--- flow/design.v ---
`timescale 1ns / 1ps
module sparse_detector #(
    parameter WORD_SIZE = 64
)(
    input  wire [WORD_SIZE-1:0] data_in,
    output wire                 is_zero,     
    output wire                 is_sparse    
);
    assign is_zero = (data_in == {WORD_SIZE{1'b0}});
    function integer count_ones;
        input [WORD_SIZE-1:0] v;
        integer i, cnt;
        begin
            cnt = 0;
            for (i = 0; i < WORD_SIZE; i = i + 1)
                cnt = cnt + v[i];
            count_ones = cnt;
        end
    endfunction
    wire [6:0] ones_count = count_ones(data_in);
    assign is_sparse = (ones_count < (WORD_SIZE / 10));
endmodule
`timescale 1ns / 1ps
module adaptive_pe #(
    parameter integer MAX_WIDTH = 64,
    parameter integer MAX_ACC_WIDTH = 20   
)(
    input  wire                         clk,
    input  wire                         reset,
    input  wire                         ce,
    input  wire                         accumulate,
    input  wire                         test_mode,
    input  wire [2:0]                   precision_mode,
    input  wire [MAX_WIDTH-1:0]         weight_in,
    input  wire [MAX_WIDTH-1:0]         activation_in,
    input  wire [MAX_WIDTH-1:0]         mask_in,
    output reg  [MAX_ACC_WIDTH-1:0]     accumulated_sum,
    output wire                         clock_gated,
    output wire                         computation_skipped,
    output wire [2:0]                   active_precision   
);
    reg [6:0] active_bits;       
    reg [5:0] parallel_ops;      
    reg [8:0] max_value;         
    always @(*) begin
        case (precision_mode)
            3'b000: begin   
                active_bits = 7'd64;
                parallel_ops = 6'd64;
                max_value = 9'd1;
            end
            3'b001: begin   
                active_bits = 7'd64;
                parallel_ops = 6'd32;
                max_value = 9'd3;
            end
            3'b010: begin   
                active_bits = 7'd64;
                parallel_ops = 6'd16;
                max_value = 9'd15;
            end
            3'b011: begin   
                active_bits = 7'd64;
                parallel_ops = 6'd8;
                max_value = 9'd255;
            end
            default: begin   
                active_bits = 7'd64;
                parallel_ops = 6'd64;
                max_value = 9'd1;
            end
        endcase
    end
    assign active_precision = precision_mode;
    wire weight_is_zero, activation_is_zero;
    wire weight_is_sparse, activation_is_sparse;
    sparse_detector #(
        .WORD_SIZE(MAX_WIDTH)
    ) weight_detector (
        .data_in(weight_in),
        .is_zero(weight_is_zero),
        .is_sparse(weight_is_sparse)
    );
    sparse_detector #(
        .WORD_SIZE(MAX_WIDTH)
    ) activation_detector (
        .data_in(activation_in),
        .is_zero(activation_is_zero),
        .is_sparse(activation_is_sparse)
    );
    wire skip_compute = weight_is_zero || activation_is_zero;
    assign computation_skipped = skip_compute && ce;
    wire pe_enable = ce && !skip_compute;
    wire acc_enable = pe_enable || test_mode;
    assign clock_gated = !pe_enable;
    reg [MAX_ACC_WIDTH-1:0] compute_result;
    always @(*) begin
        case (precision_mode)
            3'b000: compute_result = compute_1bit();
            3'b001: compute_result = compute_2bit();
            3'b010: compute_result = compute_4bit();
            3'b011: compute_result = compute_8bit();
            default: compute_result = {MAX_ACC_WIDTH{1'b0}};
        endcase
    end
    function [MAX_ACC_WIDTH-1:0] compute_1bit;
        reg [MAX_WIDTH-1:0] xnor_result;
        integer i, count;
        begin
            xnor_result = ~(weight_in ^ activation_in) & mask_in;
            count = 0;
            for (i = 0; i < MAX_WIDTH; i = i + 1) begin
                count = count + xnor_result[i];
            end
            compute_1bit = count[MAX_ACC_WIDTH-1:0];
        end
    endfunction
    function [MAX_ACC_WIDTH-1:0] compute_2bit;
        integer i;
        reg [1:0] w, a;
        reg [3:0] product;
        integer sum;
        begin
            sum = 0;
            for (i = 0; i < 32; i = i + 1) begin
                w = weight_in[i*2 +: 2];
                a = activation_in[i*2 +: 2];
                product = w * a;   
                sum = sum + product;
            end
            compute_2bit = sum[MAX_ACC_WIDTH-1:0];
        end
    endfunction
    function [MAX_ACC_WIDTH-1:0] compute_4bit;
        integer i;
        reg [3:0] w, a;
        reg [7:0] product;
        integer sum;
        begin
            sum = 0;
            for (i = 0; i < 16; i = i + 1) begin
                w = weight_in[i*4 +: 4];
                a = activation_in[i*4 +: 4];
                product = w * a;   
                sum = sum + product;
            end
            compute_4bit = sum[MAX_ACC_WIDTH-1:0];
        end
    endfunction
    function [MAX_ACC_WIDTH-1:0] compute_8bit;
        integer i;
        reg [7:0] w, a;
        reg [15:0] product;
        integer sum;
        begin
            sum = 0;
            for (i = 0; i < 8; i = i + 1) begin
                w = weight_in[i*8 +: 8];
                a = activation_in[i*8 +: 8];
                product = w * a;   
                sum = sum + product;
            end
            compute_8bit = sum[MAX_ACC_WIDTH-1:0];
        end
    endfunction
    always @(posedge clk or posedge reset) begin
        if (reset) begin
            accumulated_sum <= {MAX_ACC_WIDTH{1'b0}};
        end else if (acc_enable) begin
            if (!accumulate) begin
                accumulated_sum <= {MAX_ACC_WIDTH{1'b0}};
            end else begin
                accumulated_sum <= accumulated_sum + compute_result;
            end
        end
    end
endmodule
--- flow/run.sh ---
#!/bin/bash
# the make line also repeats each setting of config.mk as NAME=value (left out here)
make -C /OpenROAD-flow-scripts/flow DESIGN_CONFIG=/design/flow/config.mk WORK_HOME=/design/flow/orfs CLKGATE_MAP_FILE= finish
--- flow/config.mk ---
export PLATFORM = sky130hd
export DESIGN_NAME = adaptive_pe
export DESIGN_NICKNAME = adaptive_pe
export VERILOG_FILES = /design/flow/design.v
export SDC_FILE = /design/flow/constraint.sdc
export NUM_CORES = 4
export LEC_CHECK = 0
export ABC_AREA = 0
export CAP_MARGIN = 15
export CELL_PAD_IN_SITES_GLOBAL_PLACEMENT = 2
export CORE_ASPECT_RATIO = 0.93
export CORE_MARGIN = 2
export CORE_UTILIZATION = 44
export GPL_ROUTABILITY_DRIVEN = 1
export GPL_TIMING_DRIVEN = 1
export MAX_ROUTING_LAYER = met5
export MIN_ROUTING_LAYER = met2
export PLACE_DENSITY_LB_ADDON = 0.02
export SLEW_MARGIN = 15
export TNS_END_PERCENT = 100
--- flow/constraint.sdc ---
create_clock -name core_clock -period 11.1 [get_ports {clk}]
set_input_delay 2.2200 -clock core_clock [delete_from_list [all_inputs] [get_ports {clk}]]
set_output_delay 2.2200 -clock core_clock [all_outputs]
set_load 0.01 [all_outputs]
==> run summary, run 1 <==
run metrics: Post-Synthesis Cells=3489, Compound-Gate Fraction of Synth Area=2.808%, number of enable flip-flop cells=0, Synth warnings=4, count leader, synth=inv_1, Commonest flop=dfrtp_1, Synth area leader=fa_1, width of the chip=293.4 microns, yosys simple share=10.79%, top cells, area=fa_1 51%, ha_1 20%, inv_1 13%, and2_1 5.2%, nand2_1 2.4%, Net Count, Synth=5104, mux share=0.02921%, FP Util=44.50%, register share after synthesis=1.460%, CTS Root Cell=clkbuf_16, CTS Buf Count=3, unique cell type count in the Yosys netlist=58, yosys synthesis chip area=34270 sq um, GR Util All Layers=69.24%, Synth top area share=50.77%, Top non-seq family=adder cells, FP Rows=98, Async SR Flop Fraction=100.0%, syn avg cell area=9.822 sq um, mapped cell area=34270 sq um, Commonest cells post-synth=1154 x inv_1, 869 x fa_1, 546 x ha_1, Die H=273.1 microns, First Err=[ERROR GRT-0116] Global routing finished with congestion. Check the congestion regions in the DRC Viewer., Remaining Overflow, GRT=197, I/O pins=225, post-synthesis xor/xnor area fraction=1.252%, clk buf depth=2, Synth Register Bits=20, post-detail-place hpwl=141400 microns, core area=77000 sq um, CTS sink cnt=20, failing step=5_1_grt, outcome=stopped before the end, H-Tree Depth=1, chip footprint=80130 sq um, # Cells Yosys=3489, Adder Area Share=70.70%, GPL Wtd Cong=1.290, count of input and output buffers=224
metrics by stage:
| step | setup slack [ns] | cell area (sq um) | instances |
|---|---|---|---|
| floorplan | 0.07166 | 34270 | 3489 |
| CTS | -0.2403 | 43760 | 5373 |
| global placement | -1.325 | 42460 | 5311 |
| detailed placement | -1.383 | 42460 | 5311 |
what timing repair did:
action,in CTS
pin swaps,211
gates resized,581
setup buffers,62
hold buffers,0
endpoints found under the setup margin,13
layer usage:
layer  GRT usage [%]  GRT overflow
met1               -             -
met2           72.38             0
met3           86.16           170
met4           34.96             0
met5           67.28            27
==> run 2, diff against run 1 <==
Settings changed: CAP_MARGIN 15 to 20, CELL_PAD_IN_SITES_DETAIL_PLACEMENT from default to 1, CELL_PAD_IN_SITES_GLOBAL_PLACEMENT 2 to 3, CORE_ASPECT_RATIO 0.93 to default, CORE_MARGIN 2 to 8, CORE_UTILIZATION 44 to 40, CTS_CLUSTER_DIAMETER from default to 68, GPL_ROUTABILITY_DRIVEN 1 to 0, GPL_TIMING_DRIVEN 1 to default, MAX_ROUTING_LAYER met5 to met4, MIN_ROUTING_LAYER met2 to met1, PLACE_DENSITY_LB_ADDON 0.02 to default, SETUP_SLACK_MARGIN from default to 2.25, SLEW_MARGIN 15 to 20, TNS_END_PERCENT 100 to 5.
Clock period 11.1 ns to 13.0 ns, I/O delays scaled along.
==> run summary, run 2 <==
run metrics: outcome=no timing/DRC/antenna violations (was stopped before the end), Async SR Flop Fraction=100.0% (unchanged), unique cell type count in the Yosys netlist=58 (unchanged), Synth Register Bits=20 (unchanged), via count=26020, stages on the worst setup path=32, GR Util All Layers=34.12%, vias in the first global route=29570, mux share=0.02921% (unchanged), Commonest cells post-synth=1154 x inv_1, 869 x fa_1, 546 x ha_1 (unchanged), P&R area growth vs syn=14.86%, FP Util=40.31% (was 44.50%), core area=85010 sq um (was 77000 sq um), Routed WL=156600 microns, Worst Max-Slew Pin Slew=1.103 ns, count leader, synth=inv_1 (unchanged), critical path launch point type=input port, CP bufs+invs=5, Hold Path Origin=accumulated_sum[0], CP max FO=6, largest net degree at the start of global routing=22, DRT Pass-1 Iters=5, RSZ-0062 raised after global routing=true, Hold Path End=accumulated_sum[0], syn avg cell area=9.822 sq um (unchanged), CP required=13.19 ns, setup-violating endpoint count in the final report=0, Met3 Wirelength=12120 microns, post-detail-place hpwl=146500 microns (was 141400 microns), Crit Path Category=input port to flop, CTS sink cnt=20 (unchanged), Sum Neg Setup Slack=0 ns, I/O pins=225 (unchanged), Synth warnings=4 (unchanged), Critical path destination=accumulated_sum[17], cts-stage hold buffer count=0 (unchanged), max-cap violations=0, most used cell, CP=fa_1, number of enable flip-flop cells=0 (unchanged), Place WS=-0.08771 ns (was -1.383 ns), Tmin final=12.27 ns, worst setup margin=0.7267 ns, worst setup path startpoint=activation_in[52], 1st-iter DRT viols=1948, Hold Crit Depth=2, wire per inst=31.32 microns, met2 wire length=69570 microns, crit-path max cell delay=0.76 ns, Tool Warnings=40, Setup Skew=0.004417 ns, register share after synthesis=1.460% (unchanged), post-synthesis xor/xnor area fraction=1.252% (unchanged), FP Rows=107 (was 98), CP top delay family=adder cells, DRT antenna net count=0, Remaining Overflow, GRT=0, worst hold path type=flop to flop, Post-Synthesis Cells=3489 (unchanged), clk buf depth=2 (unchanged), Top non-seq family=adder cells (unchanged), CP max stage cell=fa_1, count of input and output buffers=224 (unchanged), flop-to-flop setup slack=10.11 ns, mapped cell area=34270 sq um (unchanged), r2r worst-path depth=11, Adder Area Share=70.70% (unchanged), CTS tree=done, yosys simple share=10.79% (unchanged), Late-Pin Clk Latency=0.26 ns, reg2reg end=accumulated_sum[16], Compound-Gate Fraction of Synth Area=2.808% (unchanged), yosys synthesis chip area=34270 sq um (unchanged), Relative slew margins=25.80%, clock-pin slew on the worst setup and hold paths=0.06 ns, Synth top area share=50.77% (unchanged), CTS Buf Count=3 (unchanged), # Cells Yosys=3489 (unchanged), antenna violations before repair=11, Tcrit/Tclk final=94.41%, Commonest flop=dfrtp_1 (unchanged), CTS Root Cell=clkbuf_16 (unchanged), Finished Layout Cells=4998, Die H=308.7 microns (was 273.1 microns), Synth area leader=fa_1 (unchanged), width of the chip=308.7 microns (was 293.4 microns), Final Hold Violating Endpoints=0, wl on met1=68340 microns, DR DRC count=0, Max Fclk=81.48 MHz, H-Tree Depth=1 (unchanged), Top Layer Used=met4, dpl cells=4977 (was 5311), Crit path arrival time=12.47 ns, FF-to-FF Start=accumulated_sum[0], NumNets Final=5466, Net Count, Synth=5104 (unchanged), vias per cell=5.207, first-pass GRT wire length=221500 microns, chip footprint=95290 sq um (was 80130 sq um), top cells, area=fa_1 51%, ha_1 20%, inv_1 13%, and2_1 5.2%, nand2_1 2.4% (unchanged), Worst Setup End Kind=flop, Pins Over Slew Limit=0
## run 2: through the flow
step                      utilization, %  hold WS [ns]  area (sq um)
after CTS                          46.01        0.5217         39110
final                              46.30        0.5081         39360
after floorplan                        -        0.5216         34360
after global placement             45.84        0.4897         38970
after detailed placement           45.84        0.5095         38970
after global routing               46.30        0.5496         39360
## run 2: area by class of cell
| class | count | area, sq um |
|---|---|---|
| tap | 1144 | 1431 |
| inverter | 1155 | 4340 |
| fill | 9627 | 45650 |
| multi-input combinational | 2298 | 29600 |
| clock buffer | 4 | 88.84 |
| timing repair buffer | 373 | 3392 |
| sequential | 20 | 500.5 |
| antenna | 4 | 10.01 |
## run 2: routing by layer
metal	vias up	track usage, %
li1	10950	-
met1	13890	46.92
met2	1007	51.27
met3	180	6.091
met4	0	10.73
met5	-	-
## run 2: timing repair
item,4_1_cts,5_1_grt
setup buffers,4,8
setup endpoints to repair,17,17
gates resized,115,58
pin swaps,8,17
==> run 3, diff against run 2 <==
Settings changed: ABC_AREA 0 to default, CELL_PAD_IN_SITES_DETAIL_PLACEMENT 1 to default, CELL_PAD_IN_SITES_GLOBAL_PLACEMENT 3 to default, CORE_MARGIN 8 to 2, CORE_UTILIZATION 40 to 56, CTS_CLUSTER_DIAMETER 68 to 241, GPL_ROUTABILITY_DRIVEN 0 to default, GPL_TIMING_DRIVEN from default to 1, HOLD_SLACK_MARGIN from default to 0.04, MAX_ROUTING_LAYER met4 to default, MIN_ROUTING_LAYER met1 to default, PLACE_DENSITY_LB_ADDON from default to 0.25, SETUP_SLACK_MARGIN 2.25 to default, TNS_END_PERCENT 5 to 45.
Clock period 13.0 ns to 10.8 ns, I/O delays scaled along.
==> run summary, run 3 <==
run metrics: outcome=finished with violations (was no timing/DRC/antenna violations), Layout Check Fails=negative setup slack, Tmin final=11.44 ns, DRT Pass-1 Iters=5 (unchanged), max-cap violations=0 (unchanged), FF-to-FF Start=accumulated_sum[0] (unchanged), clock-pin slew on the worst setup and hold paths=0.06 ns (about the same), Max Fclk=87.41 MHz, mapped cell area=34270 sq um (unchanged), logic area=30210 sq um (was 29600 sq um), GR Util All Layers=46.40% (was 34.12%), Async SR Flop Fraction=100.0% (unchanged), Crit Path Category=input port to flop (unchanged), top cells, area=fa_1 51%, ha_1 20%, inv_1 13%, and2_1 5.2%, nand2_1 2.4% (unchanged), syn avg cell area=9.822 sq um (unchanged), post-detail-place hpwl=129600 microns (was 146500 microns), first-pass GRT wire length=204000 microns (was 221500 microns), Routed WL=141700 microns (was 156600 microns), setup-violating endpoint count in the final report=12 (was 0), core area=60470 sq um (was 85010 sq um), Relative slew margins=29.40% (was 25.80%), CTS tree=done (unchanged), count leader, synth=inv_1 (unchanged), storage element area=500.5 sq um (unchanged), r2r worst-path depth=11 (unchanged), Tcrit/Tclk final=105.9% (was 94.41%), count of input and output buffers=224 (unchanged), Worst Max-Slew Pin Slew=1.049 ns (was 1.103 ns), Commonest flop=dfrtp_1 (unchanged), Net Count, Synth=5104 (unchanged), DRT antenna net count=0 (unchanged), GPL Wtd Cong=1.157, I/O pins=225 (unchanged), CTS Root Cell=clkbuf_16 (unchanged), Synth warnings=4 (unchanged), cts-stage hold buffer count=0 (unchanged), stages on the worst setup path=38 (was 32), Die H=251.4 microns (was 308.7 microns), CTS Buf Count=3 (unchanged), CP required=10.94 ns (was 13.19 ns), clk buf depth=2 (unchanged), vias per cell=5.439 (was 5.207), CP max FO=4 (was 6), chip footprint=63190 sq um (was 95290 sq um), Top non-seq family=adder cells (unchanged), Setup Skew=0.005443 ns (was 0.004417 ns), worst hold path type=flop to flop (unchanged), Final Hold Violating Endpoints=0 (unchanged), NumNets Final=6018 (was 5466), post-route cell area=43720 sq um (was 39360 sq um), # Cells Yosys=3489 (unchanged), Hold Path Origin=accumulated_sum[8] (was accumulated_sum[0]), reg2reg end=accumulated_sum[18] (was accumulated_sum[16]), width of the chip=251.4 microns (was 308.7 microns), register share after synthesis=1.460% (unchanged), Critical path destination=accumulated_sum[19] (was accumulated_sum[17]), 1st-iter DRT viols=2561 (was 1948), Tool Warnings=38 (was 40), dpl cell area=42170 sq um (was 38970 sq um), CP bufs+invs=12 (was 5), worst setup path startpoint=activation_in[24] (was activation_in[52]), RSZ-0062 raised after global routing=true (unchanged), mux share=0.02921% (unchanged), layout filler cell count=4703 (was 9627), H-Tree Depth=1 (unchanged), DR DRC count=0 (unchanged), crit-path max cell delay=0.58 ns (was 0.76 ns), CP max stage cell=fa_1 (unchanged), Synth top area share=50.77% (unchanged), antenna violations before repair=1 (was 11), Synth Register Bits=20 (unchanged), flop-to-flop setup slack=8.08 ns (was 10.11 ns), yosys synthesis chip area=34270 sq um (unchanged), FP Rows=90 (was 107), Hold Path End=accumulated_sum[8] (was accumulated_sum[0]), vias in the first global route=30360 (was 29570), Hold Crit Depth=2 (unchanged), CP top delay family=adder cells (unchanged), largest net degree at the start of global routing=22 (unchanged), Synth area leader=fa_1 (unchanged), Adder Area Share=70.70% (unchanged), Worst Setup End Kind=flop (unchanged), Compound-Gate Fraction of Synth Area=2.808% (unchanged), Post-Synthesis Cells=3489 (unchanged), Commonest cells post-synth=1154 x inv_1, 869 x fa_1, 546 x ha_1 (unchanged), post-synthesis xor/xnor area fraction=1.252% (unchanged), Late-Pin Clk Latency=0.26 ns (about the same), number of enable flip-flop cells=0 (unchanged), CTS sink cnt=20 (unchanged), hold slack=0.5367 ns (was 0.5081 ns), via count=28220 (was 26020), Pins Over Slew Limit=0 (unchanged), most used cell, CP=fa_1 (unchanged), worst setup margin=-0.6405 ns (was 0.7267 ns), critical path launch point type=input port (unchanged), Remaining Overflow, GRT=0 (unchanged), unique cell type count in the Yosys netlist=58 (unchanged), FP Util=56.67% (was 40.31%), wire per inst=27.31 microns (was 31.32 microns), Crit path arrival time=11.58 ns (was 12.47 ns), P&R area growth vs syn=27.59% (was 14.86%), yosys simple share=10.79% (unchanged)
[run 3: what timing repair did]
item,CTS,global route
buffers inserted,60,17
pin swaps,209,121
cloned,0,0
setup endpoints to repair,14,13
gates resized,519,198
[run 3: area by class of cell]
cell class / instances / area share (%)
Clock buffer: 3 / 0.1717
Sequential cell: 20 / 1.145
Timing Repair Buffer: 925 / 17.33
Inverter: 1155 / 9.928
Antenna cell: 4 / 0.02289
Tap cell: 782 / 2.238
Multi-Input combinational cell: 2298 / 69.10
Clock inverter: 1 / 0.06868
[run 3: routing by layer]
| metal | global-route usage [%] | routed length [microns] | share of wire [%] |
|---|---|---|---|
| met3 | 16.53 | 18160 | 13 |
| met2 | 68.22 | 60230 | 43 |
| met5 | 0 | 0 | 0 |
| met1 | 62.14 | 54800 | 39 |
| met4 | 20.34 | 8507 | 6.0 |
[run 3: through the flow]
step	TNS, ns	setup slack, ns	utilization, %	instances
3_3_place_gp	-14.77	-1.384	69.73	5108
6_report	-4.356	-0.6405	72.30	5188
4_1_cts	-2.491	-0.5212	71.85	5172
2_1_floorplan	-0.04731	-0.02536	-	3489
3_5_place_dp	-15.26	-1.497	69.74	5108
5_1_grt	-6.918	-0.8551	72.28	5184
==> run 4, diff against run 3 <==
Settings changed: CORE_UTILIZATION 56 to 72, CTS_CLUSTER_DIAMETER 241 to default, CTS_CLUSTER_SIZE from default to 41, GPL_TIMING_DRIVEN 1 to default, HOLD_SLACK_MARGIN 0.04 to default, PLACE_DENSITY_LB_ADDON 0.25 to 0.24, TNS_END_PERCENT 45 to default.
Clock period 10.8 ns to 11.3 ns, I/O delays scaled along.
==> run summary, run 4 <==
run metrics: Commonest cells post-synth=1154 x inv_1, 869 x fa_1, 546 x ha_1 (unchanged), number of enable flip-flop cells=0 (unchanged), Die H=222.2 microns (was 251.4 microns), yosys synthesis chip area=34270 sq um (unchanged), FP Util=73.29% (was 56.67%), top cells, area=fa_1 51%, ha_1 20%, inv_1 13%, and2_1 5.2%, nand2_1 2.4% (unchanged), Adder Area Share=70.70% (unchanged), syn avg cell area=9.822 sq um (unchanged), post-synthesis xor/xnor area fraction=1.252% (unchanged), post-detail-place hpwl=135900 microns (was 129600 microns), GR Util All Layers=88.39%, Post-Synthesis Cells=3489 (unchanged), Async SR Flop Fraction=100.0% (unchanged), Synth area leader=fa_1 (unchanged), count of input and output buffers=224 (unchanged), GPL Wtd Cong=1.349 (was 1.157), Net Count, Synth=5104 (unchanged), mux share=0.02921% (unchanged), register share after synthesis=1.460% (unchanged), core area=46750 sq um (was 60470 sq um), failing step=5_1_grt, chip footprint=49360 sq um (was 63190 sq um), unique cell type count in the Yosys netlist=58 (unchanged), width of the chip=222.2 microns (was 251.4 microns), outcome=stopped before the end (was finished with violations), Remaining Overflow, GRT=1237, yosys simple share=10.79% (unchanged), H-Tree Depth=1 (unchanged), Commonest flop=dfrtp_1 (unchanged), Synth warnings=4 (unchanged), Synth Register Bits=20 (unchanged), Top non-seq family=adder cells (unchanged), First Err=[ERROR GRT-0116] Global routing finished with congestion. Check the congestion regions in the DRC Viewer., count leader, synth=inv_1 (unchanged), # Cells Yosys=3489 (unchanged), CTS Buf Count=3 (unchanged), clk buf depth=2 (unchanged), CTS Root Cell=clkbuf_16 (unchanged), Compound-Gate Fraction of Synth Area=2.808% (unchanged), mapped cell area=34270 sq um (unchanged), CTS sink cnt=20 (unchanged), I/O pins=225 (unchanged), FP Rows=79 (was 90), Synth top area share=50.77% (unchanged)
run 4: through the flow:
step | cell area [sq um] | setup slack (ns) | std cells | hold slack, ns
after CTS | 42720 | -0.1938 | 4964 | 0.5272
after detailed placement | 41510 | -1.442 | 4882 | 0.5037
after global placement | 41510 | -0.9578 | 4882 | 0.4883
after floorplan | 34270 | 0.2317 | 3489 | 0.5224
run 4: routing by layer:
metal	track usage [%]	overflow
met4	90.58	344
met2	103.2	830
met5	53.67	5
met3	77.71	27
met1	84.68	31
run 4: what timing repair did:
action	4_1_cts
resized	667
hold buffers	0
buffers inserted	79
endpoints found under the setup margin	13
pin swaps	205
==> run 5, diff against run 4 <==
Settings changed: CAP_MARGIN 20 to 30, CORE_ASPECT_RATIO from default to 0.73, CORE_UTILIZATION 72 to 31, CTS_CLUSTER_SIZE 41 to default, GPL_TIMING_DRIVEN from default to 0, MIN_ROUTING_LAYER from default to met1, PLACE_DENSITY_LB_ADDON 0.24 to 0.28.
Clock period 11.3 ns to 18.2 ns, I/O delays scaled along.
==> run summary, run 5 <==
run metrics: CTS resizes=0 (was 667), worst setup path startpoint=weight_in[59], mapped cell area=34270 sq um (unchanged), Max Fclk=67.15 MHz, Setup Skew=0.002429 ns, FF-to-FF Start=accumulated_sum[0], Late-Pin Clk Latency=0.26 ns, Tcrit/Tclk final=81.82%, Async SR Flop Fraction=100.0% (unchanged), Crit path arrival time=15.07 ns, reg2reg end=accumulated_sum[18], max-cap violations=0, core area=110000 sq um (was 46750 sq um), top cells, area=fa_1 51%, ha_1 20%, inv_1 13%, and2_1 5.2%, nand2_1 2.4% (unchanged), number of enable flip-flop cells=0 (unchanged), antenna violations before repair=14, Routed WL=139500 microns, 1st-iter DRT viols=2614, count of input and output buffers=223 (was 224), Synth top area share=50.77% (unchanged), Synth warnings=4 (unchanged), Net Count, Synth=5104 (unchanged), clock-pin slew on the worst setup and hold paths=0.05 ns, final core occ=34.96%, DRT antenna net count=0, Synth Register Bits=20 (unchanged), post-synthesis xor/xnor area fraction=1.252% (unchanged), FP Rows=104 (was 79), critical path launch point type=input port, Worst Setup End Kind=flop, CP max FO=9, r2r worst-path depth=11, Die H=288.1 microns (was 222.2 microns), NumNets Final=5333, GPL Wtd Cong=1.001 (was 1.349), Final Hold Violating Endpoints=0, H-Tree Depth=1 (unchanged), CP top delay family=adder cells, CTS tree=done, Compound-Gate Fraction of Synth Area=2.808% (unchanged), vias in the first global route=25760, stages on the worst setup path=35, Post-Synthesis Cells=3489 (unchanged), mux share=0.02921% (unchanged), wire per inst=26.82 microns, CTS Root Cell=clkbuf_16 (unchanged), post-detail-place hpwl=127500 microns (was 135900 microns), Pins Over Slew Limit=0, first-pass GRT wire length=194500 microns, CP bufs+invs=5, via count=25070, setup-violating endpoint count in the final report=0, Relative slew margins=33.74%, CP required=18.38 ns, hold slack=0.5118 ns, DRT Pass-1 Iters=5, Top non-seq family=adder cells (unchanged), count leader, synth=inv_1 (unchanged), worst hold path type=flop to flop, Remaining Overflow, GRT=0, outcome=no timing/DRC/antenna violations (was stopped before the end), Hold Path End=accumulated_sum[8], CTS Buf Count=3 (unchanged), Commonest flop=dfrtp_1 (unchanged), flop-to-flop setup slack=15.28 ns, register share after synthesis=1.460% (unchanged), cts-stage hold buffer count=0 (unchanged), Critical path destination=accumulated_sum[19], unique cell type count in the Yosys netlist=58 (unchanged), width of the chip=393.1 microns (was 222.2 microns), # Cells Yosys=3489 (unchanged), Tmin final=14.89 ns, CP max stage cell=clkdlybuf4s50_1, largest net degree at the start of global routing=21, most used cell, CP=fa_1, yosys synthesis chip area=34270 sq um (unchanged), chip footprint=113300 sq um (was 49360 sq um), layout filler cell count=11360, CTS sink cnt=20 (unchanged), Hold Crit Depth=2, Tool Warnings=35, Hold Path Origin=accumulated_sum[8], syn avg cell area=9.822 sq um (unchanged), Synth area leader=fa_1 (unchanged), Adder Area Share=70.70% (unchanged), Commonest cells post-synth=1154 x inv_1, 869 x fa_1, 546 x ha_1 (unchanged), DR DRC count=0, Crit Path Category=input port to flop, GR Util All Layers=24.87%, vias per cell=4.818, Post CTS Setup Buffer Count=0 (was 79), crit-path max cell delay=0.86 ns, clk buf depth=2 (unchanged), Worst Max-Slew Pin Slew=0.9848 ns, yosys simple share=10.79% (unchanged), Sum Neg Setup Slack=0 ns, FP Util=31.17% (was 73.29%), P&R area growth vs syn=12.18%, RSZ-0062 raised after global routing=false, I/O pins=225 (unchanged)
-- run 5: cell type report --
class | instances | area (sq um) | share of cell area [%]
Antenna cell | 2 | 5.005 | 0.01302
Timing Repair Buffer | 224 | 2237 | 5.820
Sequential cell | 20 | 500.5 | 1.302
Clock buffer | 3 | 75.07 | 0.1953
Inverter | 1155 | 4340 | 11.29
Buffer | 16 | 101.3 | 0.2636
Tap cell | 1484 | 1857 | 4.830
Multi-Input combinational cell | 2298 | 29330 | 76.29
-- run 5: routing by layer --
metal | GRT usage, % | share of wire (%) | vias up
met5 | 0 | 0 | -
met4 | 3.956 | 2.0 | 0
met3 | 7.018 | 12 | 107
met2 | 35.31 | 41 | 1336
met1 | 37.73 | 45 | 12950
li1 | - | - | 10680
-- run 5: stage by stage --
step | setup WS [ns] | instance area, sq um | std cells
5_1_grt | 3.038 | 38440 | 5201
4_1_cts | 3.524 | 38430 | 5199
3_5_place_dp | 3.310 | 38360 | 5196
6_report | 3.309 | 38440 | 5202
3_3_place_gp | 3.260 | 38360 | 5196
2_1_floorplan | 5.752 | 34270 | 3489
==> run 6, diff against run 5 <==
Settings changed: CAP_MARGIN 30 to 20, CORE_ASPECT_RATIO 0.73 to default, CORE_MARGIN 2 to 3, CORE_UTILIZATION 31 to 66, CTS_CLUSTER_DIAMETER from default to 241, CTS_CLUSTER_SIZE from default to 62, GPL_TIMING_DRIVEN 0 to 1, MIN_ROUTING_LAYER met1 to default, PLACE_DENSITY_LB_ADDON 0.28 to default, TNS_END_PERCENT from default to 45.
Clock period 18.2 ns to 10.8 ns, I/O delays scaled along.
==> run summary, run 6 <==
run metrics: setup-violating endpoint count in the final report=12 (was 0), CTS tree=done (unchanged), clk buf depth=2 (unchanged), 1st-iter DRT viols=3568 (was 2614), Hold Path End=accumulated_sum[5] (was accumulated_sum[8]), outcome=finished with violations (was no timing/DRC/antenna violations), Die H=233.9 microns (was 288.1 microns), hold slack=0.5472 ns (was 0.5118 ns), top cells, area=fa_1 51%, ha_1 20%, inv_1 13%, and2_1 5.2%, nand2_1 2.4% (unchanged), largest net degree at the start of global routing=22 (was 21), Compound-Gate Fraction of Synth Area=2.808% (unchanged), worst setup path startpoint=weight_in[11] (was weight_in[59]), Synth area leader=fa_1 (unchanged), Crit Path Category=input port to flop (unchanged), FF-to-FF Start=accumulated_sum[0] (unchanged), count of input and output buffers=224 (was 223), number of enable flip-flop cells=0 (unchanged), P&R area growth vs syn=27.03% (was 12.18%), core area=50680 sq um (was 110000 sq um), register share after synthesis=1.460% (unchanged), Tool Warnings=40 (was 35), worst setup margin=-0.7505 ns (was 3.309 ns), Pins Over Slew Limit=0 (unchanged), post-synthesis xor/xnor area fraction=1.252% (unchanged), vias per cell=6.074 (was 4.818), CTS Root Cell=clkbuf_16 (unchanged), count leader, synth=inv_1 (unchanged), Layout Check Fails=negative setup slack, DRT antenna net count=0 (unchanged), Post-Synthesis Cells=3489 (unchanged), Remaining Overflow, GRT=0 (unchanged), Setup Skew=0.008016 ns (was 0.002429 ns), CTS sink cnt=20 (unchanged), Tmin final=11.55 ns, Worst Setup End Kind=flop (unchanged), final core occ=85.89% (was 34.96%), yosys simple share=10.79% (unchanged), Late-Pin Clk Latency=0.27 ns (was 0.26 ns), max-cap violations=0 (unchanged), wire per inst=28.90 microns (was 26.82 microns), Commonest flop=dfrtp_1 (unchanged), chip footprint=54690 sq um (was 113300 sq um), GR Util All Layers=54.05% (was 24.87%), most used cell, CP=buf_4 (was fa_1), NumNets Final=6008 (was 5333), worst hold path type=flop to flop (unchanged), FP Rows=82 (was 104), DRT Pass-1 Iters=8 (was 5), r2r worst-path depth=11 (unchanged), Async SR Flop Fraction=100.0% (unchanged), Top non-seq family=adder cells (unchanged), post-detail-place hpwl=125000 microns (was 127500 microns), syn avg cell area=9.822 sq um (unchanged), flop-to-flop setup slack=7.97 ns (was 15.28 ns), CP required=11.01 ns (was 18.38 ns), reg2reg end=accumulated_sum[18] (unchanged), H-Tree Depth=1 (unchanged), GPL Wtd Cong=1.208 (was 1.001), Worst Max-Slew Pin Slew=1.203 ns (was 0.9848 ns), first-pass GRT wire length=209200 microns (was 194500 microns), Adder Area Share=70.70% (unchanged), CP max FO=3 (was 9), CP top delay family=adder cells (unchanged), Synth Register Bits=20 (unchanged), critical path launch point type=input port (unchanged), Final Hold Violating Endpoints=0 (unchanged), DR DRC count=0 (unchanged), Commonest cells post-synth=1154 x inv_1, 869 x fa_1, 546 x ha_1 (unchanged), Synth warnings=4 (unchanged), Net Count, Synth=5104 (unchanged), FP Util=67.61% (was 31.17%), CP max stage cell=fa_2 (was clkdlybuf4s50_1), unique cell type count in the Yosys netlist=58 (unchanged), CTS Buf Count=3 (unchanged), Synth top area share=50.77% (unchanged), post-route cell area=43530 sq um (was 38440 sq um), width of the chip=233.9 microns (was 393.1 microns), Crit path arrival time=11.76 ns (was 15.07 ns), Critical path destination=accumulated_sum[17] (was accumulated_sum[19]), RSZ-0062 raised after global routing=true (was false), Tcrit/Tclk final=106.9% (was 81.82%), antenna violations before repair=7 (was 14), clock-pin slew on the worst setup and hold paths=0.06 ns (was 0.05 ns), crit-path max cell delay=0.62 ns (was 0.86 ns), dpl cell area=41820 sq um (was 38360 sq um), # Cells Yosys=3489 (unchanged), cts-stage hold buffer count=0 (unchanged), Hold Path Origin=accumulated_sum[5] (was accumulated_sum[8]), CP bufs+invs=12 (was 5), mapped cell area=34270 sq um (unchanged), Hold Crit Depth=2 (unchanged), yosys synthesis chip area=34270 sq um (unchanged), vias in the first global route=33890 (was 25760), Routed WL=146500 microns (was 139500 microns), Max Fclk=86.58 MHz, via count=30790 (was 25070), mux share=0.02921% (unchanged), stages on the worst setup path=39 (was 35), I/O pins=225 (unchanged), Relative slew margins=19.07% (was 33.74%)
## run 6: metrics by stage
| step | setup WS, ns | setup TNS [ns] | cells |
|---|---|---|---|
| finish | -0.7505 | -4.851 | 5069 |
| global route | -0.9314 | -6.470 | 5065 |
| CTS | -0.4797 | -2.369 | 5044 |
| detailed placement | -1.324 | -13.17 | 4972 |
| global placement | -1.215 | -10.58 | 4972 |
| floorplan | -0.02536 | -0.04731 | 3489 |
## run 6: cell type report
class / instances / area [sq um]
tap: 672 / 840.8
multi-input combinational: 2298 / 30360
inverter: 1155 / 4340
sequential: 20 / 500.5
clock buffer: 4 / 88.84
timing repair buffer: 915 / 7387
antenna: 5 / 12.51
fill: 2708 / 7152
## run 6: metal layers
layer	up-vias	global-route usage [%]	wire length (microns)
met5	-	1.786	229
met4	10	39.88	15450
met3	870	26.57	24510
met2	2855	75.77	59190
li1	12040	-	-
met1	15020	64.19	47120
## run 6: timing repair
action / 4_1_cts / 5_1_grt
buffers inserted: 70 / 23
setup endpoints to repair: 13 / 13
endpoints found under the hold margin: 0 / 0
resized: 786 / 130
pin swaps: 245 / 123
==> run 7, diff against run 6 <==
Settings changed: CORE_MARGIN 3 to 2, CORE_UTILIZATION 66 to 72, HOLD_SLACK_MARGIN from default to 0.28, PLACE_DENSITY_LB_ADDON from default to 0.25, TNS_END_PERCENT 45 to 5.
Clock period 10.8 ns to 11.8 ns, I/O delays scaled along.
==> run summary, run 7 <==
run metrics: cts-stage hold buffer count=0 (unchanged), CTS sink cnt=20 (unchanged), yosys simple share=10.79% (unchanged), Top non-seq family=adder cells (unchanged), Commonest flop=dfrtp_1 (unchanged), GPL Wtd Cong=1.335 (was 1.208), Compound-Gate Fraction of Synth Area=2.808% (unchanged), I/O pins=225 (unchanged), clk buf depth=2 (unchanged), GR Util All Layers=73.23%, core area=46750 sq um (was 50680 sq um), Place WS=-0.9049 ns (was -1.324 ns), Async SR Flop Fraction=100.0% (unchanged), Synth area leader=fa_1 (unchanged), chip footprint=49360 sq um (was 54690 sq um), Net Count, Synth=5104 (unchanged), Adder Area Share=70.70% (unchanged), count of input and output buffers=224 (unchanged), Synth top area share=50.77% (unchanged), First Err=[ERROR GRT-0116] Global routing finished with congestion. Check the congestion regions in the DRC Viewer., syn avg cell area=9.822 sq um (unchanged), register share after synthesis=1.460% (unchanged), Synth warnings=4 (unchanged), CTS Root Cell=clkbuf_16 (unchanged), # Cells Yosys=3489 (unchanged), Post-Synthesis Cells=3489 (unchanged), width of the chip=222.2 microns (was 233.9 microns), H-Tree Depth=1 (unchanged), post-synthesis xor/xnor area fraction=1.252% (unchanged), count leader, synth=inv_1 (unchanged), unique cell type count in the Yosys netlist=58 (unchanged), Synth Register Bits=20 (unchanged), Commonest cells post-synth=1154 x inv_1, 869 x fa_1, 546 x ha_1 (unchanged), yosys synthesis chip area=34270 sq um (unchanged), Remaining Overflow, GRT=79, mapped cell area=34270 sq um (unchanged), Die H=222.2 microns (was 233.9 microns), failing step=5_1_grt, mux share=0.02921% (unchanged), number of enable flip-flop cells=0 (unchanged), outcome=stopped before the end (was finished with violations), top cells, area=fa_1 51%, ha_1 20%, inv_1 13%, and2_1 5.2%, nand2_1 2.4% (unchanged), CTS Buf Count=3 (unchanged), FP Util=73.29% (was 67.61%), dpl cell area=40770 sq um (was 41820 sq um), post-detail-place hpwl=130900 microns (was 125000 microns), FP Rows=79 (was 82)
[run 7: what timing repair did]
item	CTS
gates resized	168
pin swaps	103
setup buffers	29
setup endpoints to repair	11
[run 7: metrics by stage]
step	setup TNS (ns)	util, %	std cells
floorplan	0	-	3489
global placement	-2.030	87.21	4784
detailed placement	-5.953	87.21	4784
CTS	0	88.51	4816
[run 7: layer usage]
metal	GRT overflow	GRT usage, %
met5	0	33.72
met4	31	72.14
met3	4	58.03
met1	2	72.57
met2	42	90.15
==> run 8, diff against run 7 <==
Settings changed: CELL_PAD_IN_SITES_DETAIL_PLACEMENT from default to 0, CELL_PAD_IN_SITES_GLOBAL_PLACEMENT from default to 3, CORE_ASPECT_RATIO from default to 0.63, CORE_UTILIZATION 72 to 39, CTS_CLUSTER_DIAMETER 241 to 121, CTS_CLUSTER_SIZE 62 to default, GPL_ROUTABILITY_DRIVEN from default to 0, GPL_TIMING_DRIVEN 1 to 0, HOLD_SLACK_MARGIN 0.28 to default, MAX_ROUTING_LAYER from default to met4, PLACE_DENSITY from default to 0.89, PLACE_DENSITY_LB_ADDON 0.25 to default, SETUP_SLACK_MARGIN from default to 1.79, SLEW_MARGIN 20 to 10, TNS_END_PERCENT 5 to 80.
Clock period 11.8 ns to 7.87 ns, I/O delays scaled along.
==> run summary, run 8 <==
run metrics: CTS Buf Count=3 (unchanged), Late-Pin Clk Latency=0.27 ns, P&R area growth vs syn=16.61%, H-Tree Depth=1 (unchanged), syn avg cell area=9.822 sq um (unchanged), Layout Check Fails=negative setup slack, NumNets Final=5408, most used cell, CP=fa_1, mux share=0.02921% (unchanged), I/O pins=225 (unchanged), stages on the worst setup path=38, CP top delay family=adder cells, yosys synthesis chip area=34270 sq um (unchanged), max-cap violations=0, Setup Skew=0.001093 ns, Crit path arrival time=11.11 ns, worst setup margin=-3.033 ns, met1 GRT Util=52.08%, yosys simple share=10.79% (unchanged), largest net degree at the start of global routing=21, Tmin final=10.90 ns, Commonest flop=dfrtp_1 (unchanged), Crit Path Category=input port to flop, CTS tree=done, Top non-seq family=adder cells (unchanged), GR Util All Layers=33.94%, clk buf depth=2 (unchanged), storage element area=500.5 sq um, critical path launch point type=input port, count leader, synth=inv_1 (unchanged), register share after synthesis=1.460% (unchanged), chip footprint=90320 sq um (was 49360 sq um), met3 GRT Util=14.58%, DRT antenna net count=0, flop-to-flop setup slack=4.96 ns, Hold Path End=accumulated_sum[2], CTS Root Cell=clkbuf_16 (unchanged), FF-to-FF Start=accumulated_sum[0], unique cell type count in the Yosys netlist=58 (unchanged), Adder Area Share=70.70% (unchanged), GRT busiest layer=met1, Tcrit/Tclk final=138.5%, Synth area leader=fa_1 (unchanged), layout filler cell count=8596, CP max FO=9, dpl cells=4900 (was 4784), setup-violating endpoint count in the final report=19, crit-path max cell delay=0.63 ns, dpl cell area=38130 sq um (was 40770 sq um), logic area=30490 sq um, CP bufs+invs=10, post-detail-place hpwl=131700 microns (was 130900 microns), grt met2 use=41.20%, Worst Max-Slew Pin Slew=0.9182 ns, Commonest cells post-synth=1154 x inv_1, 869 x fa_1, 546 x ha_1 (unchanged), Hold Crit Depth=2, 1st-iter DRT viols=2945, Die H=239.3 microns (was 222.2 microns), worst hold path type=flop to flop, Compound-Gate Fraction of Synth Area=2.808% (unchanged), reg2reg end=accumulated_sum[18], width of the chip=377.5 microns (was 222.2 microns), Relative slew margins=38.22%, r2r worst-path depth=11, clock-pin slew on the worst setup and hold paths=0.06 ns, first-pass GRT wire length=201600 microns, FP Rows=86 (was 79), Async SR Flop Fraction=100.0% (unchanged), cts-stage hold buffer count=0 (unchanged), Synth Register Bits=20 (unchanged), Tool Warnings=38, CTS sink cnt=20 (unchanged), mapped cell area=34270 sq um (unchanged), DR DRC count=0, Critical path destination=accumulated_sum[18], Max Fclk=91.72 MHz, count of input and output buffers=223 (was 224), vias per cell=5.122, number of enable flip-flop cells=0 (unchanged), Routed WL=146100 microns, wire per inst=29.31 microns, DRT Pass-1 Iters=5, Synth warnings=4 (unchanged), Hold Path Origin=accumulated_sum[2], Final Hold Violating Endpoints=0, # Cells Yosys=3489 (unchanged), Net Count, Synth=5104 (unchanged), RSZ-0062 raised after global routing=true, core area=87270 sq um (was 46750 sq um), CP max stage cell=fa_2, FP Util=39.27% (was 73.29%), vias in the first global route=25930, Remaining Overflow, GRT=0, Finished Layout Cells=4984, Worst Setup End Kind=flop, outcome=finished with violations (was stopped before the end), via count=25530, top cells, area=fa_1 51%, ha_1 20%, inv_1 13%, and2_1 5.2%, nand2_1 2.4% (unchanged), Post-Synthesis Cells=3489 (unchanged), Pins Over Slew Limit=0, worst setup path startpoint=activation_in[46], post-synthesis xor/xnor area fraction=1.252% (unchanged), post-route cell area=39960 sq um, Synth top area share=50.77% (unchanged), CP required=8.08 ns, antenna violations before repair=8
-- run 8: through the flow --
step	worst slack (ns)	setup TNS [ns]	utilization (%)	hold slack (ns)
after detailed placement	-5.085	-71.21	43.69	0.5070
after CTS	-2.882	-37.59	45.23	0.5277
after global placement	-5.165	-71.65	43.69	0.4929
final	-3.033	-40.17	45.79	0.5224
after global routing	-3.246	-43.94	45.78	0.5566
after floorplan	-2.107	-25.34	-	0.5216
-- run 8: repair_timing --
action / 4_1_cts / 5_1_grt
pin swaps: 127 / 77
endpoints found under the setup margin: 22 / 22
buffers inserted: 59 / 17
gates resized: 1025 / 117
-- run 8: cell type report --
class	count	area share, %
Tap cell	1188	3.720
Timing Repair Buffer	299	7.296
Antenna cell	4	0.02505
Inverter	1155	10.87
Multi-Input combinational cell	2298	76.30
Clock buffer	3	0.1879
Sequential cell	20	1.252
Buffer	16	0.2787
Clock inverter	1	0.07515
-- run 8: layer usage --
metal	up-vias	wire length [microns]
met5	-	0
met4	0	1935
met3	70	23020
met2	1439	53010
met1	13170	68100
li1	10850	-
==> run 9, diff against run 8 <==
Settings changed: ABC_AREA from default to 1, CELL_PAD_IN_SITES_DETAIL_PLACEMENT 0 to default, CELL_PAD_IN_SITES_GLOBAL_PLACEMENT 3 to default, CORE_ASPECT_RATIO 0.63 to 1.43, CORE_UTILIZATION 39 to 72, CTS_CLUSTER_DIAMETER 121 to default, CTS_CLUSTER_SIZE from default to 10, GPL_ROUTABILITY_DRIVEN 0 to default, GPL_TIMING_DRIVEN 0 to default, MAX_ROUTING_LAYER met4 to default, PLACE_DENSITY 0.89 to 0.41, SETUP_SLACK_MARGIN 1.79 to default, SLEW_MARGIN 10 to 20, TNS_END_PERCENT 80 to default.
Clock period 7.87 ns to 4.22 ns, I/O delays scaled along.
==> run summary, run 9 <==
run metrics: cts-stage hold buffer count=0 (unchanged), width of the chip=190.6 microns (was 377.5 microns), core area=49150 sq um (was 87270 sq um), post-synthesis xor/xnor area fraction=0.3175% (was 1.252%), FP Util=72.95% (was 39.27%), Commonest flop=dfrtp_1 (unchanged), Remaining Overflow, GRT=1592, Post-Synthesis Cells=4179 (was 3489), top cells, area=fa_1 49%, ha_1 19%, inv_1 16%, nand2_1 7.1%, buf_2 1.5% (was fa_1 51%, ha_1 20%, inv_1 13%, and2_1 5.2%, nand2_1 2.4%), failing step=5_1_grt, Synth warnings=4 (unchanged), dpl cells=5579 (was 4900), Top non-seq family=adder cells (unchanged), Net Count, Synth=5794 (was 5104), syn avg cell area=8.580 sq um (was 9.822 sq um), Die H=270.9 microns (was 239.3 microns), post-detail-place hpwl=138100 microns (was 131700 microns), I/O pins=225 (unchanged), number of enable flip-flop cells=0 (unchanged), yosys synthesis chip area=35860 sq um (was 34270 sq um), GR Util All Layers=88.04%, Commonest cells post-synth=1524 x inv_1, 869 x fa_1, 679 x nand2_1 (was 1154 x inv_1, 869 x fa_1, 546 x ha_1), count leader, synth=inv_1 (unchanged), yosys simple share=9.907% (was 10.79%), Synth Register Bits=20 (unchanged), Place WS=-6.003 ns (was -5.085 ns), dpl cell area=43600 sq um (was 38130 sq um), H-Tree Depth=1 (unchanged), Adder Area Share=67.57% (was 70.70%), chip footprint=51630 sq um (was 90320 sq um), Synth area leader=fa_1 (unchanged), Synth top area share=48.52% (was 50.77%), Compound-Gate Fraction of Synth Area=2.572% (was 2.808%), CTS sink cnt=20 (unchanged), unique cell type count in the Yosys netlist=43 (was 58), CTS Root Cell=clkbuf_16 (unchanged), FP Rows=97 (was 86), GPL Wtd Cong=1.208, # Cells Yosys=4179 (was 3489), mux share=0% (was 0.02921%), Async SR Flop Fraction=100.0% (unchanged), CTS Buf Count=3 (unchanged), clk buf depth=2 (unchanged), mapped cell area=35860 sq um (was 34270 sq um), count of input and output buffers=224 (was 223), outcome=stopped before the end (was finished with violations), register share after synthesis=1.396% (was 1.460%), First Err=[ERROR GRT-0116] Global routing finished with congestion. Check the congestion regions in the DRC Viewer.
[run 9: timing repair]
action | 4_1_cts
setup buffers | 67
resized | 795
endpoints found under the setup margin | 22
cloned | 1
pin swaps | 234
[run 9: metal layers]
metal | GRT overflow | GRT usage [%]
met1 | 9 | 82.26
met4 | 462 | 92.72
met2 | 1111 | 106.5
met3 | 10 | 74.22
met5 | 0 | 44.90
[run 9: per-stage QoR]
stage	hold slack [ns]
2_1_floorplan	0.5342
3_3_place_gp	0.5093
3_5_place_dp	0.5078
4_1_cts	0.5406
==> run 10, diff against run 9 <==
Settings changed: CORE_ASPECT_RATIO 1.43 to default, CTS_CLUSTER_DIAMETER from default to 259, CTS_CLUSTER_SIZE 10 to 94, PLACE_DENSITY 0.41 to 0.37, SETUP_SLACK_MARGIN from default to -0.65, TNS_END_PERCENT from default to 10.
Clock period 4.22 ns to 7.12 ns, I/O delays scaled along.
==> run summary, run 10 <==
run metrics: Tmin final=10.11 ns, Hold Path Origin=accumulated_sum[14], # Cells Yosys=4179 (unchanged), largest net degree at the start of global routing=21, crit-path max cell delay=0.64 ns, Synth area leader=fa_1 (unchanged), count of input and output buffers=224 (unchanged), Layout Check Fails=negative setup slack, number of enable flip-flop cells=0 (unchanged), NumNets Final=6556, Worst Setup End Kind=flop, yosys simple share=9.907% (unchanged), CTS tree=done, Final Hold Violating Endpoints=0, Top non-seq family=adder cells (unchanged), GPL Wtd Cong=1.266 (was 1.208), Compound-Gate Fraction of Synth Area=2.572% (unchanged), flop-to-flop setup slack=4.84 ns, Remaining Overflow, GRT=0, DRT Pass-1 Iters=14, post-synthesis xor/xnor area fraction=0.3175% (unchanged), FP Rows=81 (was 97), outcome=finished with violations (was stopped before the end), width of the chip=227.2 microns (was 190.6 microns), yosys synthesis chip area=35860 sq um (unchanged), Worst Max-Slew Pin Slew=1.061 ns, first-pass GRT wire length=222000 microns, CP required=7.27 ns, r2r worst-path depth=9, chip footprint=51600 sq um (was 51630 sq um), CTS sink cnt=20 (unchanged), dpl cells=5561 (was 5579), Crit Path Category=input port to flop, Die H=227.2 microns (was 270.9 microns), Net Count, Synth=5794 (unchanged), final core occ=90.70%, Commonest cells post-synth=1524 x inv_1, 869 x fa_1, 679 x nand2_1 (unchanged), Tcrit/Tclk final=142.0%, Pins Over Slew Limit=0, Relative slew margins=28.73%, RSZ-0062 raised after global routing=true, P&R area growth vs syn=24.08%, Post-Synthesis Cells=4179 (unchanged), Hold Crit Depth=2, Synth Register Bits=20 (unchanged), most used cell, CP=fa_1, CP max stage cell=fa_2, max-cap violations=0, CP top delay family=adder cells, 1st-iter DRT viols=5718, FP Util=73.10% (was 72.95%), wire per inst=28.54 microns, syn avg cell area=8.580 sq um (unchanged), CTS Buf Count=3 (unchanged), Sum Neg Setup Slack=-49.90 ns, DR DRC count=0, critical path launch point type=input port, GR Util All Layers=61.49%, setup-violating endpoint count in the final report=20, Adder Area Share=67.57% (unchanged), CTS Root Cell=clkbuf_16 (unchanged), clock-pin slew on the worst setup and hold paths=0.06 ns, register share after synthesis=1.396% (unchanged), core area=49050 sq um (was 49150 sq um), cts-stage hold buffer count=0 (unchanged), Routed WL=160400 microns, top cells, area=fa_1 49%, ha_1 19%, inv_1 16%, nand2_1 7.1%, buf_2 1.5% (unchanged), Max Fclk=98.90 MHz, reg2reg end=accumulated_sum[11], Crit path arrival time=10.26 ns, clk buf depth=2 (unchanged), Finished Layout Cells=5621, CP bufs+invs=12, post-detail-place hpwl=129500 microns (was 138100 microns), Place WS=-3.299 ns (was -6.003 ns), DRT antenna net count=0, worst hold path type=flop to flop, Synth warnings=4 (unchanged), Tool Warnings=40, Commonest flop=dfrtp_1 (unchanged), Setup Skew=0.004167 ns, FF-to-FF Start=accumulated_sum[4], mux share=0% (unchanged), via count=35240, Synth top area share=48.52% (unchanged), antenna violations before repair=13, Late-Pin Clk Latency=0.26 ns, layout filler cell count=2094, count leader, synth=inv_1 (unchanged), Hold Path End=accumulated_sum[14], CP max FO=4, vias per cell=6.269, unique cell type count in the Yosys netlist=43 (unchanged), H-Tree Depth=1 (unchanged), Async SR Flop Fraction=100.0% (unchanged), Critical path destination=accumulated_sum[19], worst setup margin=-2.991 ns, I/O pins=225 (unchanged), vias in the first global route=36220, worst setup path startpoint=activation_in[19], mapped cell area=35860 sq um (unchanged), stages on the worst setup path=40
[run 10: through the flow]
step	hold WS (ns)	cell area [sq um]
2_1_floorplan	0.5343	35970
3_3_place_gp	0.5016	43040
3_5_place_dp	0.5067	43040
4_1_cts	0.5433	43570
5_1_grt	0.5948	44460
6_report	0.5770	44490
[run 10: cell type report]
class	instances	area [sq um]	share of cell area [%]
Timing Repair Buffer	893	7138	16.04
Antenna cell	17	42.54	0.09562
Tap cell	664	830.8	1.867
Inverter	1527	5749	12.92
Clock buffer	3	75.07	0.1687
Clock inverter	1	30.03	0.06749
Sequential cell	20	500.5	1.125
Multi-Input combinational cell	2496	30130	67.71
[run 10: timing repair]
item                       in CTS  in global routing
setup buffers                  28                 33
setup endpoints to repair      20                 20
resized                       562                298
pin swaps                     135                169
[run 10: per-layer routing]
layer,track usage (%),up-vias,routed length (microns)
li1,-,13290,-
met1,68.35,16320,46860
met2,83.17,4069,62120
met3,37.89,1528,30790
met4,47.86,34,19380
met5,13.76,-,1256
==> run 11, diff against run 10 <==
Settings changed: ABC_AREA 1 to default, CAP_MARGIN 20 to 40, CORE_UTILIZATION 72 to 70, CTS_CLUSTER_DIAMETER 259 to 91, CTS_CLUSTER_SIZE 94 to 68, GPL_ROUTABILITY_DRIVEN from default to 1, MAX_ROUTING_LAYER from default to met4, MIN_ROUTING_LAYER from default to met2, PLACE_DENSITY 0.37 to default, PLACE_DENSITY_LB_ADDON from default to 0.29, SETUP_SLACK_MARGIN -0.65 to default, SLEW_MARGIN 20 to 35, TNS_END_PERCENT 10 to 25.
Clock period 7.12 ns to 18.9 ns, I/O delays scaled along.
==> run summary, run 11 <==
run metrics: outcome=stopped before the end (was finished with violations), failing step=5_1_grt, First Err=[ERROR GRT-0116] Global routing finished with congestion. Check the congestion regions in the DRC Viewer., syn avg cell area=9.822 sq um (was 8.580 sq um), Die H=225.3 microns (was 227.2 microns), count of input and output buffers=224 (unchanged), Compound-Gate Fraction of Synth Area=2.808% (was 2.572%), register share after synthesis=1.460% (was 1.396%), Adder Area Share=70.70% (was 67.57%), mux share=0.02921% (was 0%), post-detail-place hpwl=116300 microns (was 129500 microns), core area=48650 sq um (was 49050 sq um), yosys simple share=10.79% (was 9.907%), cts-stage hold buffer count=0 (unchanged), width of the chip=225.3 microns (was 227.2 microns), count leader, synth=inv_1 (unchanged), CTS sink cnt=20 (unchanged), top cells, area=fa_1 51%, ha_1 20%, inv_1 13%, and2_1 5.2%, nand2_1 2.4% (was fa_1 49%, ha_1 19%, inv_1 16%, nand2_1 7.1%, buf_2 1.5%), Synth top area share=50.77% (was 48.52%), Synth area leader=fa_1 (unchanged), Net Count, Synth=5104 (was 5794), dpl cell area=37240 sq um (was 43040 sq um), number of enable flip-flop cells=0 (unchanged), Synth warnings=4 (unchanged), CTS Buf Count=3 (unchanged), unique cell type count in the Yosys netlist=58 (was 43), GPL Wtd Cong=1.427 (was 1.266), chip footprint=50740 sq um (was 51600 sq um), Post CTS Setup Buffer Count=0 (was 28), Commonest flop=dfrtp_1 (unchanged), FP Rows=81 (unchanged), clk buf depth=2 (unchanged), post-synthesis xor/xnor area fraction=1.252% (was 0.3175%), FP Util=70.44% (was 73.10%), Commonest cells post-synth=1154 x inv_1, 869 x fa_1, 546 x ha_1 (was 1524 x inv_1, 869 x fa_1, 679 x nand2_1), Top non-seq family=adder cells (unchanged), # Cells Yosys=3489 (was 4179), I/O pins=225 (unchanged), CTS Root Cell=clkbuf_16 (unchanged), H-Tree Depth=1 (unchanged), Async SR Flop Fraction=100.0% (unchanged), Post-Synthesis Cells=3489 (was 4179), CTS resizes=0 (was 562), Remaining Overflow, GRT=1654, GR Util All Layers=93.46%, yosys synthesis chip area=34270 sq um (was 35860 sq um), Synth Register Bits=20 (unchanged), mapped cell area=34270 sq um (was 35860 sq um)
[run 11: stage by stage]
step | setup WS [ns] | utilization, % | std cells | hold WS, ns
detailed placement | 4.325 | 76.56 | 4326 | 0.5062
floorplan | 6.312 | - | 3489 | 0.5224
global placement | 4.445 | 76.54 | 4325 | 0.4868
CTS | 4.521 | 76.74 | 4330 | 0.5214
[run 11: per-layer routing]
metal,track usage [%],GRT overflow
met5,-,-
met4,68.51,47
met3,113.1,1529
met2,90.08,78
met1,-,-
==> run 12, diff against run 11 <==
Settings changed: CAP_MARGIN 40 to 20, CORE_UTILIZATION 70 to 58, CTS_CLUSTER_DIAMETER 91 to default, CTS_CLUSTER_SIZE 68 to default, GPL_ROUTABILITY_DRIVEN 1 to default, GPL_TIMING_DRIVEN from default to 0, HOLD_SLACK_MARGIN from default to 0.14, MAX_ROUTING_LAYER met4 to default, MIN_ROUTING_LAYER met2 to default, PLACE_DENSITY from default to 0.57, PLACE_DENSITY_LB_ADDON 0.29 to default, SETUP_SLACK_MARGIN from default to 0.84, SLEW_MARGIN 35 to 20, TNS_END_PERCENT 25 to default.
Clock period 18.9 ns to 8.69 ns, I/O delays scaled along.
==> run summary, run 12 <==
run metrics: stages on the worst setup path=38, largest net degree at the start of global routing=21, Adder Area Share=70.70% (unchanged), worst setup path startpoint=weight_in[27], CP top delay family=adder cells, DRT antenna net count=0, width of the chip=247.1 microns (was 225.3 microns), Net Count, Synth=5104 (unchanged), Finished Layout Cells=4563, dpl cell area=37610 sq um (was 37240 sq um), Compound-Gate Fraction of Synth Area=2.808% (unchanged), Antenna Cells=0, chip footprint=61040 sq um (was 50740 sq um), Hold Path End=accumulated_sum[2], # Cells Yosys=3489 (unchanged), Sum Neg Setup Slack=-27.04 ns, Hold Crit Depth=2, CP max FO=9, post-synthesis xor/xnor area fraction=1.252% (unchanged), register share after synthesis=1.460% (unchanged), r2r worst-path depth=11, P&R area growth vs syn=14.83%, CP max stage cell=fa_2, I/O pins=225 (unchanged), count leader, synth=inv_1 (unchanged), Synth area leader=fa_1 (unchanged), Remaining Overflow, GRT=0, setup-violating endpoint count in the final report=18, core area=58690 sq um (was 48650 sq um), final core occ=67.05%, flop-to-flop setup slack=5.88 ns, CTS Buf Count=3 (unchanged), CP bufs+invs=8, Die H=247.1 microns (was 225.3 microns), Async SR Flop Fraction=100.0% (unchanged), max-cap violations=0, count of input and output buffers=223 (was 224), GR Util All Layers=45.36%, mapped cell area=34270 sq um (unchanged), reg2reg end=accumulated_sum[18], first-pass GRT wire length=191200 microns, Top non-seq family=adder cells (unchanged), critical path launch point type=input port, FF-to-FF Start=accumulated_sum[0], Commonest flop=dfrtp_1 (unchanged), syn avg cell area=9.822 sq um (unchanged), NumNets Final=5406, Worst Max-Slew Pin Slew=1.051 ns, H-Tree Depth=1 (unchanged), crit-path max cell delay=0.64 ns, clk buf depth=2 (unchanged), Final Hold Violating Endpoints=0, Tmin final=11.02 ns, Crit Path Category=input port to flop, Relative slew margins=29.29%, Worst Setup End Kind=flop, worst hold path type=flop to flop, post-route cell area=39350 sq um, yosys synthesis chip area=34270 sq um (unchanged), Synth Register Bits=20 (unchanged), RSZ-0062 raised after global routing=true, unique cell type count in the Yosys netlist=58 (unchanged), CTS tree=done, FP Util=58.39% (was 70.44%), worst setup margin=-2.334 ns, via count=26330, dpl cells=4485 (was 4326), Max Fclk=90.71 MHz, Late-Pin Clk Latency=0.26 ns, post-detail-place hpwl=118200 microns (was 116300 microns), Synth warnings=4 (unchanged), wire per inst=29.42 microns, GPL Wtd Cong=1.095 (was 1.427), Hold Path Origin=accumulated_sum[2], outcome=finished with violations (was stopped before the end), CTS sink cnt=20 (unchanged), Critical path destination=accumulated_sum[17], Crit path arrival time=11.22 ns, hold slack=0.5057 ns, yosys simple share=10.79% (unchanged), vias in the first global route=28240, antenna violations before repair=3, 1st-iter DRT viols=2957, Tool Warnings=40, CP required=8.88 ns, Setup Skew=0.002561 ns, CTS Root Cell=clkbuf_16 (unchanged), vias per cell=5.771, FP Rows=89 (was 81), Synth top area share=50.77% (unchanged), Commonest cells post-synth=1154 x inv_1, 869 x fa_1, 546 x ha_1 (unchanged), Layout Check Fails=negative setup slack, clock-pin slew on the worst setup and hold paths=0.06 ns, DR DRC count=0, layout filler cell count=4695, number of enable flip-flop cells=0 (unchanged), Routed WL=134200 microns, most used cell, CP=fa_1, DRT Pass-1 Iters=7, mux share=0.02921% (unchanged), Post-Synthesis Cells=3489 (unchanged), Place WS=-3.825 ns (was 4.325 ns), top cells, area=fa_1 51%, ha_1 20%, inv_1 13%, and2_1 5.2%, nand2_1 2.4% (unchanged), Tcrit/Tclk final=126.9%, Pins Over Slew Limit=0
## run 12: final cells by class
class                   count  area (sq um)  area share (%)
inverters                1155          4345           11.04
clock buffers               4         88.84          0.2258
flip-flops and latches     20         500.5           1.272
plain buffers              16         116.4          0.2957
multi-input cells        2298         30380           77.19
well taps                 773         967.2           2.458
repair buffers            297          2955           7.511
## run 12: what timing repair did
| item | in CTS | in global routing |
|---|---|---|
| setup buffers | 53 | 21 |
| endpoints found under the setup margin | 20 | 19 |
| resized | 1027 | 90 |
| pin swaps | 129 | 64 |
| hold buffers | 0 | 0 |
## run 12: layer usage
layer / up-vias / routed length, microns / track usage [%] / share of wire, %
li1: 10830 / - / - / -
met1: 13370 / 50540 / 62.42 / 38
met2: 1795 / 56620 / 65.58 / 42
met3: 344 / 18210 / 13.29 / 14
met4: 2 / 8874 / 22.66 / 6.6
met5: - / 7 / 0 / 0.0052
